Design eth_rx, start of the top module:
module eth_rx (
    input wire i_clk,
    input wire i_reset,
    input wire [31:0] i_xver_rx_data,
    output logic [31:0] m00_axis_tdata,
    output logic [3:0] m00_axis_tkeep,
    output logic m00_axis_tvalid,
    output logic m00_axis_tlast,
    output logic m00_axis_tuser
);
export LEC_CHECK = 0
export CAP_MARGIN = 20
export CELL_PAD_IN_SITES_DETAIL_PLACEMENT = 0
export CORE_MARGIN = 2
export CORE_UTILIZATION = 72
export CTS_CLUSTER_DIAMETER = 350
export CTS_CLUSTER_SIZE = 20
export GPL_TIMING_DRIVEN = 1
export MAX_ROUTING_LAYER = met4
export PLACE_DENSITY = 0.64
export SETUP_SLACK_MARGIN = -0.44
export SLEW_MARGIN = 20
create_clock -name core_clock -period 4.84 [get_ports {i_clk}]
run.sh (not shown) runs the stock make flow with config.mk's settings and CLKGATE_MAP_FILE=.
The starting point completed and failed the layout checks on setup timing.
Rerun with:
CELL_PAD_IN_SITES_DETAIL_PLACEMENT = unset   (was 0)
CORE_UTILIZATION = 40   (was 72)
CTS_CLUSTER_DIAMETER = unset   (was 350)
CTS_CLUSTER_SIZE = unset   (was 20)
GPL_TIMING_DRIVEN = unset   (was 1)
MAX_ROUTING_LAYER = unset   (was met4)
PLACE_DENSITY = unset   (was 0.64)
SETUP_SLACK_MARGIN = unset   (was -0.44)
clock period = 6.16 ns   (was 4.84 ns; I/O delays follow)
What happened: With this change the flow completed with no timing, DRC or antenna violations; power drops by 11%; sequential power drops by 21%; wire length drops by 2.8%; area after synthesis is unchanged.

* * *

== raven ==
eth_rx again, from the RTL that the note above started with.
## eth_rx
module eth_rx (
    input wire i_clk,
    input wire i_reset,
    input wire [31:0] i_xver_rx_data,
    output logic [31:0] m00_axis_tdata,
    output logic [3:0] m00_axis_tkeep,
    output logic m00_axis_tvalid,
    output logic m00_axis_tlast,
    output logic m00_axis_tuser
);
export LEC_CHECK = 0
export CAP_MARGIN = 20
export CORE_MARGIN = 2
export CORE_UTILIZATION = 70
export CTS_CLUSTER_DIAMETER = 339
export CTS_CLUSTER_SIZE = 20
export MAX_ROUTING_LAYER = met4
export PLACE_DENSITY_LB_ADDON = 0.0
export SETUP_SLACK_MARGIN = 1.48
export SLEW_MARGIN = 20
export TNS_END_PERCENT = 5
create_clock -name core_clock -period 5.39 [get_ports {i_clk}]
Completing all stages was not enough for raven: its layout failed the final checks because of setup timing.
Input-level comparison between amber and raven:
Settings: a deleted CTS_CLUSTER_SIZE that had been 20; a deleted TNS_END_PERCENT that had been 5; a deleted MAX_ROUTING_LAYER that had been met4; a deleted PLACE_DENSITY_LB_ADDON that had been 0.0; a deleted CTS_CLUSTER_DIAMETER that had been 339; a change of CORE_UTILIZATION from 70 to 40; a deleted SETUP_SLACK_MARGIN that had been 1.48; a change of the clock period (ns, I/O delays scaled along) from 5.39 to 6.29.
Notes after the runs:
Across raven and amber, a clean result was obtained everywhere but in raven. From the logs: raven reached the end of the flow and failed the layout checks with setup timing. For post-route met1 wirelength, dividing the value from amber by the value from raven gives 1.2. Between raven and amber, the switching power is lower for amber. Between raven and amber, the cell count went up. The faster design of the two is raven; amber tops out lower. Diff raven and amber: power after layout higher in raven. Min combinational share of power across raven and amber: amber. The core of amber is less densely filled than that of raven. Diff raven -> amber: combined buffer and inverter count along the critical path has decreased; setup slack has increased.
--- input diff amber..violet ---
Settings: CORE_UTILIZATION changed from 40 to 68; CTS_CLUSTER_DIAMETER newly set to 29; SETUP_SLACK_MARGIN newly set to 1.32; the clock period (ns, I/O delays scaled along) changed from 6.29 to 5.97.
## What came out
- Compare amber and violet | die outline height higher: amber
- violet did not finish: a tool error stopped it during global routing.
- Across both runs, die size was lower for violet than for amber.
- Per the comparison of violet with amber, total number of placement rows saw a decrease; number of standard cells after synthesis saw little to no change; total half-perimeter wirelength after legalization and detailed placement saw a decrease.
- Re number of buffers created by CTS: violet is 42 up on amber.
- In the flow results for amber and violet, the total placed cells including tap cells is smaller on violet.
- Total placed instance area ends up higher on amber.
- Changes observed in violet relative to amber: H-tree depth higher, placeable core region lower.
Modified inputs, xenon compared to violet
Settings: a deleted CTS_CLUSTER_DIAMETER that had been 29; a change of CORE_UTILIZATION from 68 to 61; a change of the clock period (ns, I/O delays scaled along) from 5.97 to 4.79.
==> comparison <==
- [flow] xenon | stages: complete | final checks: fail | reason: setup timing
- Of xenon and violet, it is xenon that has the higher number of gates resized after cts.
- Floorplan die height ended up 5.5% higher on xenon than on violet.
- xenon reports a lower maximum level of the CTS H-tree than violet does.

* * *

eth_rx again, from the RTL that the note above started with.
Settings: LEC_CHECK=0, CAP_MARGIN=20, CELL_PAD_IN_SITES_GLOBAL_PLACEMENT=1, CORE_ASPECT_RATIO=0.85, CORE_MARGIN=5, CORE_UTILIZATION=67, PLACE_DENSITY_LB_ADDON=0.19, SETUP_SLACK_MARGIN=-0.36, SLEW_MARGIN=40; clock period 8.13 ns.
The first run failed in global placement without I/O.
==> next run, changes <==
Settings changed: CELL_PAD_IN_SITES_GLOBAL_PLACEMENT 1 to default, CORE_ASPECT_RATIO 0.85 to default, CORE_MARGIN 5 to 2, CORE_UTILIZATION 67 to 70, CTS_CLUSTER_DIAMETER from default to 339, CTS_CLUSTER_SIZE from default to 20, MAX_ROUTING_LAYER from default to met4, PLACE_DENSITY from default to 0.64, PLACE_DENSITY_LB_ADDON 0.19 to default, SETUP_SLACK_MARGIN -0.36 to default, SLEW_MARGIN 40 to 20.
Clock period 8.13 ns to 4.69 ns, I/O delays scaled along.
After rerunning: With this change the flow completed and failed the layout checks on negative setup slack; synthesized cell count stays the same; die area is lower by 8.9%; synthesized area stays the same.

* * *

Setup of old:
eth_rx again, from the RTL that the note above started with.
Design eth_rx, start of the top module:
module eth_rx (
    input wire i_clk,
    input wire i_reset,
    input wire [31:0] i_xver_rx_data,
    output logic [31:0] m00_axis_tdata,
    output logic [3:0] m00_axis_tkeep,
    output logic m00_axis_tvalid,
    output logic m00_axis_tlast,
    output logic m00_axis_tuser
);
==> flow/config.mk <==
export PLATFORM = sky130hd
export DESIGN_NAME = eth_rx
export DESIGN_NICKNAME = eth_rx
export VERILOG_FILES = /design/flow/design.v
export SDC_FILE = /design/flow/constraint.sdc
export NUM_CORES = 4
export LEC_CHECK = 0
export ABC_AREA = 1
export CAP_MARGIN = 10
export CORE_MARGIN = 2
export CORE_UTILIZATION = 72
export CTS_CLUSTER_DIAMETER = 138
export CTS_CLUSTER_SIZE = 53
export HOLD_SLACK_MARGIN = 0.07
export PLACE_DENSITY = 0.63
export SETUP_SLACK_MARGIN = 0.28
export SLEW_MARGIN = 20
==> flow/constraint.sdc <==
create_clock -name core_clock -period 3.56 [get_ports {i_clk}]
set_input_delay 0.7120 -clock core_clock [delete_from_list [all_inputs] [get_ports {i_clk}]]
set_output_delay 0.7120 -clock core_clock [all_outputs]
set_load 0.01 [all_outputs]
In the summary table, old is marked failed, with error GRT-0116 raised in global routing (5_1_grt).
Setup changes, old to new
- a deleted CTS_CLUSTER_DIAMETER that had been 138
- a change of CORE_UTILIZATION from 72 to 33
- a deleted HOLD_SLACK_MARGIN that had been 0.07
- a deleted SETUP_SLACK_MARGIN that had been 0.28
- a change of CAP_MARGIN from 10 to 20
- a deleted CTS_CLUSTER_SIZE that had been 53
- a deleted ABC_AREA that had been 1
- a deleted PLACE_DENSITY that had been 0.63
- a change of the clock period (ns, I/O delays scaled along) from 3.56 to 8.65
### Flow results
- new went all the way through the flow, and no timing, DRC or antenna check failed.
- The lower fraction of the mapped netlist area in compound gates came out of old.
- What old reported for half-perimeter wire length after placement has to be multiplied by 0.903 to get the figure for new.
- From old to new the numbers moved as follows: y dimension of the die now larger; chip area estimate from yosys synthesis now larger; multiplexer share of the synthesized area now larger.
- Delta (new minus old): cell count in the Yosys report dropped 1405, summed instance area of the synthesized netlist saw an increase.
- Sort old and new by total of cells resized after clock tree synthesis, descending, and old comes first.
- Between old and new, the post-synthesis average cell area is higher for new.
- As far as proportion of synthesized flip-flops having asynchronous set or reset goes, new and old are indistinguishable; the numbers are identical.
- The share of synthesized cell area in full adder, half adder and majority cells on old is in line with that on new.

* * *

Setup of run 1:
Starting RTL as in the previous note.
==> flow/config.mk <==
export PLATFORM = sky130hd
export DESIGN_NAME = eth_rx
export DESIGN_NICKNAME = eth_rx
export VERILOG_FILES = /design/flow/design.v
export SDC_FILE = /design/flow/constraint.sdc
export NUM_CORES = 4
export LEC_CHECK = 0
export ABC_AREA = 1
export CAP_MARGIN = 20
export CORE_MARGIN = 2
export CORE_UTILIZATION = 72
export CTS_CLUSTER_DIAMETER = 321
export CTS_CLUSTER_SIZE = 98
export SLEW_MARGIN = 20
export TNS_END_PERCENT = 10
==> flow/constraint.sdc <==
create_clock -name core_clock -period 3.3 [get_ports {i_clk}]
set_input_delay 0.6600 -clock core_clock [delete_from_list [all_inputs] [get_ports {i_clk}]]
set_output_delay 0.6600 -clock core_clock [all_outputs]
set_load 0.01 [all_outputs]
No final results exist for run 1, since it was stopped by error GRT-0116 during global routing.
Changes in run 2 relative to run 1:
- CTS_CLUSTER_DIAMETER: 321 -> unset
- PLACE_DENSITY: unset -> 0.66
- CTS_CLUSTER_SIZE: 98 -> 20
- ABC_AREA: 1 -> unset
- SETUP_SLACK_MARGIN: unset -> -0.31
- HOLD_SLACK_MARGIN: unset -> 0.3
- TNS_END_PERCENT: 10 -> unset
- the clock period (ns, I/O delays scaled along): 3.3 -> 5.05
Notes after the runs:
- Clock buffer count from CTS, run 1 and run 2: smaller value in run 1
- | area fraction in full adders, half adders and majority gates | run 1 vs run 2 | ≈ equal |
- Going from run 1 to run 2, placed wire-length estimate after detailed placement lower; portion of netlist area occupied by mux cells now larger; placer congestion estimate has decreased; number of hold-repair buffers added at the cts stage ~0 delta; xor/xnor cell area share of the yosys netlist increased by 11 points relative to the old numbers.
- Status run 2: flow complete, layout not clean - negative setup slack
- Run 2 against run 1: proportion of synthesized chip area in sequential cells went down by 0.55 points; pre-CTS setup slack went up by 0.36 ns.
- NOTE: yosys-reported design area after synthesis in run 2 exceeds that of run 1
The inputs of run 3 differ from those of run 2 as listed below.
- a change of CORE_UTILIZATION from 72 to 29
- a deleted PLACE_DENSITY that had been 0.66
- a deleted CTS_CLUSTER_SIZE that had been 20
- a deleted HOLD_SLACK_MARGIN that had been 0.3
- a deleted SETUP_SLACK_MARGIN that had been -0.31
- a change of the clock period (ns, I/O delays scaled along) from 5.05 to 9.5
Findings:
Run 2 → run 3: non-clock buffer count fell 382, depth of the worst hold-timing path fell 1, number of core rows rose about 60%.
Compare run 2 and run 3 | number of buffers inserted during clock tree synthesis lower: run 2
The more densely filled core belongs to run 2, not run 3.
Run 2 had finished all stages when the layout checks came back failing, citing negative setup slack.
Both conditions hold for run 3: the flow ran to the end and the final layout passed the timing, design-rule and antenna checks.
From run 2 to run 3 the numbers moved as follows: number of antenna diodes lost 3; area of the die picked up an extra 150%.
Power figures rest on the tool's default switching activity, not on a simulated workload.
